== run 1 ==
Design rgb2dvi, start of the top module:
module rgb2dvi (
    input  wire        PixelClk,
    input  wire [23:0] vid_pData,
    input  wire        vid_pVDE,
    input  wire        vid_pHSync,
    input  wire        vid_pVSync,
    output wire [9:0]  pDataOutRaw0,    
    output wire [9:0]  pDataOutRaw1,    
    output wire [9:0]  pDataOutRaw2     
);
TMDS_Encoder DataEncoder0 (
    .PixelClk(PixelClk), .pDataOutRaw(pDataOutRaw0),
    .pDataOut(vid_pData[15:8]), .pC0(vid_pHSync), .pC1(vid_pVSync), .pVde(vid_pVDE));
TMDS_Encoder DataEncoder1 (
    .PixelClk(PixelClk), .pDataOutRaw(pDataOutRaw1),
    .pDataOut(vid_pData[7:0]), .pC0(1'b0), .pC1(1'b0), .pVde(vid_pVDE));
TMDS_Encoder DataEncoder2 (
    .PixelClk(PixelClk), .pDataOutRaw(pDataOutRaw2),
    .pDataOut(vid_pData[23:16]), .pC0(1'b0), .pC1(1'b0), .pVde(vid_pVDE));
endmodule
clock: 3.75 ns
lec_check: 0
abc_area: 1
cap_margin: 20
core_margin: 2
core_utilization: 68
cts_cluster_diameter: 336
cts_cluster_size: 33
slew_margin: 20
run.sh (not shown) runs the stock make flow with config.mk's settings and CLKGATE_MAP_FILE=.
To summarise run 1: no stage aborted, but the layout did not pass its checks, failing on negative setup slack.
Changes in run 2 relative to run 1:
-- flow/config.mk --
<<< run 1, line 10
export CORE_MARGIN = 2
export CORE_UTILIZATION = 68
export CTS_CLUSTER_DIAMETER = 336
export CTS_CLUSTER_SIZE = 33
export SLEW_MARGIN = 20
>>> run 2, line 10
export CORE_MARGIN = 2
export CORE_UTILIZATION = 72
export SLEW_MARGIN = 20
==> flow/constraint.sdc <==
create_clock -name core_clock -period 4.05 [get_ports {PixelClk}]
set_input_delay 0.8100 -clock core_clock [delete_from_list [all_inputs] [get_ports {PixelClk}]]
set_output_delay 0.8100 -clock core_clock [all_outputs]
set_load 0.01 [all_outputs]
Notes after the runs:
- Across run 1 and run 2, no clean finish was achieved.
- To summarise run 2: no stage aborted, but the layout did not pass its checks, failing on negative setup slack.
- In run 1 the implementation ran to completion but is not tape-out ready, as the final checks report negative setup slack.
- Taking run 2 as 1.0, run 1 lands at 0.65 on routed wire length.
- From run 1 to run 2, synthesized cell area did not move at all.
- Cmp run 2 vs run 1: maximum frequency lower in run 2
- NOTE: worst-case headroom to the max-slew limit in run 2 falls short of that of run 1
[inputs] run 3 vs run 2
-- flow/config.mk --
<<< run 2, line 7
export LEC_CHECK = 0
export ABC_AREA = 1
export CAP_MARGIN = 20
export CORE_MARGIN = 2
export CORE_UTILIZATION = 72
export SLEW_MARGIN = 20
>>> run 3, line 7
export LEC_CHECK = 0
export CAP_MARGIN = 20
export CORE_MARGIN = 2
export CORE_UTILIZATION = 65
export CTS_CLUSTER_DIAMETER = 145
export SLEW_MARGIN = 20
==> flow/constraint.sdc <==
create_clock -name core_clock -period 3.18 [get_ports {PixelClk}]
set_input_delay 0.6360 -clock core_clock [delete_from_list [all_inputs] [get_ports {PixelClk}]]
set_output_delay 0.6360 -clock core_clock [all_outputs]
set_load 0.01 [all_outputs]
Results
Diff run 2 -> run 3: net count after synthesis fell by 187; delay contributed by the slowest stage of the critical path fell by 0.19 ns; overall fraction of global-route tracks in use down 16 points. Run 3 vs. run 2: via count went down by 31%. Run 3: all stages done; final checks FAILED (negative setup slack). Run 3 vs. run 2: setup slack lower; number of cells on the critical path moved down. On storage element area, run 3 and run 2 are basically level.
Modified inputs, run 4 compared to run 3
-- flow/config.mk --
<<< run 3, line 7
export LEC_CHECK = 0
export CAP_MARGIN = 20
export CORE_MARGIN = 2
export CORE_UTILIZATION = 65
export CTS_CLUSTER_DIAMETER = 145
export SLEW_MARGIN = 20
>>> run 4, line 7
export LEC_CHECK = 0
export CAP_MARGIN = 40
export CORE_ASPECT_RATIO = 0.92
export CORE_MARGIN = 2
export CORE_UTILIZATION = 71
export CTS_CLUSTER_DIAMETER = 145
export PLACE_DENSITY = 0.63
export SETUP_SLACK_MARGIN = -0.21
export SLEW_MARGIN = 20
Run 4 finished every stage; the final checks, however, were not passed, the failures being negative setup slack. Register-to-register slack: run 4 worse than run 3. Total die size: run 4 better than run 3. From run 3 to run 4 the numbers moved as follows: non-clock buffer count now larger; design area essentially unchanged; worst setup slack before clock tree synthesis down 0.026 ns; proportion of cell area occupied by registers neither gained nor lost much.
What run 5 does differently from run 4 at the input level:
==> flow/config.mk <==
export PLATFORM = sky130hd
export DESIGN_NAME = rgb2dvi
export DESIGN_NICKNAME = rgb2dvi
export VERILOG_FILES = /design/flow/design.v
export SDC_FILE = /design/flow/constraint.sdc
export NUM_CORES = 4
export LEC_CHECK = 0
export CAP_MARGIN = 0
export CORE_MARGIN = 2
export CORE_UTILIZATION = 72
export CTS_CLUSTER_DIAMETER = 145
export SETUP_SLACK_MARGIN = -0.21
export SLEW_MARGIN = 20
==> comparison <==
- The flow completed for run 4, but it is not clean: the layout still shows negative setup slack.
- What ended run 5 was a tool error in 5_1_grt; the run never finished.
- Mapped cell area of run 4 is on par with run 5.
- Cell area after placement for run 5: about 0.4% up relative to run 4
- Taking run 4 as the reference, in run 5 number of cells after detailed placement shows an increase of 0.65%, number of buffers added for setup after CTS has increased, area of the chip went down, die boundary width down 4.6%.
- Run 5 vs run 4 on number of gates given a new drive strength after cts: run 5 is the higher one.
- Against run 4, run 5 comes in 1.6 points higher on initial core utilization.

========
Starting RTL as in the previous note.
export LEC_CHECK = 0
export ABC_AREA = 1
export CAP_MARGIN = 30
export CORE_ASPECT_RATIO = 0.5
export CORE_MARGIN = 2
export CORE_UTILIZATION = 63
export CTS_CLUSTER_DIAMETER = 324
export CTS_CLUSTER_SIZE = 98
export PLACE_DENSITY = 0.82
export SETUP_SLACK_MARGIN = -0.09
export SLEW_MARGIN = 10
export TNS_END_PERCENT = 10
create_clock -name core_clock -period 4.0 [get_ports {PixelClk}]
Then changed:
- CAP_MARGIN: 30 -> 20
- CORE_ASPECT_RATIO: 0.5 -> not set
- CORE_UTILIZATION: 63 -> 68
- CTS_CLUSTER_DIAMETER: 324 -> not set
- CTS_CLUSTER_SIZE: 98 -> not set
- PLACE_DENSITY: 0.82 -> not set
- SETUP_SLACK_MARGIN: -0.09 -> not set
- SLEW_MARGIN: 10 -> 20
- TNS_END_PERCENT: 10 -> not set
- clock period: 4.0 -> 1.58 ns (I/O delays scaled with it)
The changed run failed in 4_1_cts.
Die size is lower by 7.5%.
Area after synthesis does not change.
Synthesized cell count is unchanged.

========
The RTL this note starts from:
==> flow/design.v <==
module TMDS_Encoder (
    input  wire       PixelClk,
    output reg  [9:0] pDataOutRaw,    
    input  wire [7:0] pDataOut,       
    input  wire       pC0,
    input  wire       pC1,
    input  wire       pVde
);
localparam [9:0] kCtlTkn0 = 10'b1101010100;
localparam [9:0] kCtlTkn1 = 10'b0010101011;
localparam [9:0] kCtlTkn2 = 10'b0101010100;
localparam [9:0] kCtlTkn3 = 10'b1010101011;
function [3:0] sum_bits8;
    input [7:0] u;
    integer i;
    begin
        sum_bits8 = 4'd0;
        for (i = 0; i < 8; i = i + 1)
            sum_bits8 = sum_bits8 + {3'b000, u[i]};
    end
endfunction
reg  [7:0] pDataOut_1;
reg  [3:0] n1d_1;
reg        pC0_1, pC1_1, pVde_1;
reg  [8:0] q_m_2;
reg  [3:0] n1q_m_2, n0q_m_2;
reg        pC0_2, pC1_2, pVde_2;
reg  signed [4:0] cnt_t_3;
wire [8:0] q_m_xor_1, q_m_xnor_1, q_m_1;
wire [3:0] n1q_m_1;
always @(posedge PixelClk) begin
    pVde_1     <= pVde;
    n1d_1      <= sum_bits8(pDataOut);
    pDataOut_1 <= pDataOut;
    pC0_1      <= pC0;
    pC1_1      <= pC1;
end
assign q_m_xor_1[0]  = pDataOut_1[0];
assign q_m_xnor_1[0] = pDataOut_1[0];
genvar gi;
generate
    for (gi = 1; gi < 8; gi = gi + 1) begin : encode
        assign q_m_xor_1[gi]  = q_m_xor_1[gi-1] ^ pDataOut_1[gi];
        assign q_m_xnor_1[gi] = ~(q_m_xnor_1[gi-1] ^ pDataOut_1[gi]);
    end
endgenerate
assign q_m_xor_1[8]  = 1'b1;
assign q_m_xnor_1[8] = 1'b0;
assign q_m_1 = (n1d_1 > 4'd4 || (n1d_1 == 4'd4 && pDataOut_1[0] == 1'b0)) ?
               q_m_xnor_1 : q_m_xor_1;
assign n1q_m_1 = sum_bits8(q_m_1[7:0]);
always @(posedge PixelClk) begin
    n1q_m_2 <= n1q_m_1;
    n0q_m_2 <= 4'd8 - n1q_m_1;
    q_m_2   <= q_m_1;
    pC0_2   <= pC0_1;
    pC1_2   <= pC1_1;
    pVde_2  <= pVde_1;
end
wire cond_balanced_2     = (cnt_t_3 == 5'sd0) || (n1q_m_2 == 4'd4);
wire cond_not_balanced_2 = (cnt_t_3 > 5'sd0 && n1q_m_2 > 4'd4) ||
                           (cnt_t_3 < 5'sd0 && n1q_m_2 < 4'd4);
wire [9:0] control_token_2 = (!pC1_2 && !pC0_2) ? kCtlTkn0 :
                             (!pC1_2 &&  pC0_2) ? kCtlTkn1 :
                             ( pC1_2 && !pC0_2) ? kCtlTkn2 :
                                                  kCtlTkn3;
wire [9:0] q_out_2 =
    !pVde_2                            ? control_token_2 :
    (cond_balanced_2 && !q_m_2[8])     ? {~q_m_2[8], q_m_2[8], ~q_m_2[7:0]} :
    (cond_balanced_2 &&  q_m_2[8])     ? {~q_m_2[8], q_m_2[8],  q_m_2[7:0]} :
    cond_not_balanced_2                ? {1'b1,      q_m_2[8], ~q_m_2[7:0]} :
                                         {1'b0,      q_m_2[8],  q_m_2[7:0]};
wire signed [4:0] dc_bias_2 = $signed({1'b0, n0q_m_2}) - $signed({1'b0, n1q_m_2});
wire signed [4:0] cnt_t_2 =
    !pVde_2                        ? 5'sd0 :
    (cond_balanced_2 && !q_m_2[8]) ? cnt_t_3 + dc_bias_2 :
    (cond_balanced_2 &&  q_m_2[8]) ? cnt_t_3 - dc_bias_2 :
    cond_not_balanced_2            ? cnt_t_3 + $signed({3'b000,  q_m_2[8], 1'b0}) + dc_bias_2 :
                                     cnt_t_3 - $signed({3'b000, ~q_m_2[8], 1'b0}) - dc_bias_2;
always @(posedge PixelClk) begin
    cnt_t_3     <= cnt_t_2;
    pDataOutRaw <= q_out_2;    
end
endmodule
module rgb2dvi (
    input  wire        PixelClk,
    input  wire [23:0] vid_pData,
    input  wire        vid_pVDE,
    input  wire        vid_pHSync,
    input  wire        vid_pVSync,
    output wire [9:0]  pDataOutRaw0,    
    output wire [9:0]  pDataOutRaw1,    
    output wire [9:0]  pDataOutRaw2     
);
TMDS_Encoder DataEncoder0 (
    .PixelClk(PixelClk), .pDataOutRaw(pDataOutRaw0),
    .pDataOut(vid_pData[15:8]), .pC0(vid_pHSync), .pC1(vid_pVSync), .pVde(vid_pVDE));
TMDS_Encoder DataEncoder1 (
    .PixelClk(PixelClk), .pDataOutRaw(pDataOutRaw1),
    .pDataOut(vid_pData[7:0]), .pC0(1'b0), .pC1(1'b0), .pVde(vid_pVDE));
TMDS_Encoder DataEncoder2 (
    .PixelClk(PixelClk), .pDataOutRaw(pDataOutRaw2),
    .pDataOut(vid_pData[23:16]), .pC0(1'b0), .pC1(1'b0), .pVde(vid_pVDE));
endmodule
Settings: LEC_CHECK=0, CAP_MARGIN=20, CORE_MARGIN=2, CORE_UTILIZATION=70, CTS_CLUSTER_DIAMETER=30, PLACE_DENSITY=0.65, SETUP_SLACK_MARGIN=-0.26, SLEW_MARGIN=20; clock period 3.34 ns.
The baseline finished but fails on setup timing.
Next try:
Settings changed: CORE_UTILIZATION 70 to 40, CTS_CLUSTER_DIAMETER 30 to unset, PLACE_DENSITY 0.65 to unset, SETUP_SLACK_MARGIN -0.26 to unset.
Clock period 3.34 ns to 2.2 ns, I/O delays scaled along.
After rerunning:
- The new run finished but fails on setup timing
- non-clock buffer count is higher by 109
- first-iteration DRC count drops by 36%
- utilization is lower by 29 points
- count of clock-buffer cells in the layout goes down by 7
- design area goes up by 18%
- worst setup slack got worse by 1.0 ns
- via count is higher by about 0.8%
- synthesized area is unchanged
- worst hold slack degrades by 0.21 ns
- critical path depth is unchanged
Next try:
Settings changed: CORE_UTILIZATION 40 to 8.
Clock period 2.2 ns to 4.05 ns, I/O delays scaled along.
The changed run completed with no timing, DRC or antenna violations.
Maximum frequency came out lower by 8.1%.
Die area rose to 4.8 times its value.
Design area went down by 5.8%.
Next try:
Settings changed: ABC_AREA set to 1, CORE_UTILIZATION 8 to 68, PLACE_DENSITY set to 0.35.
Clock period 4.05 ns to 2.87 ns, I/O delays scaled along.
This time the run did not get past global routing, error GRT-0232.
Synthesized cell count climbs by about 26%.
Area after synthesis climbs by 5.4%.
Die area drops by about 90%.
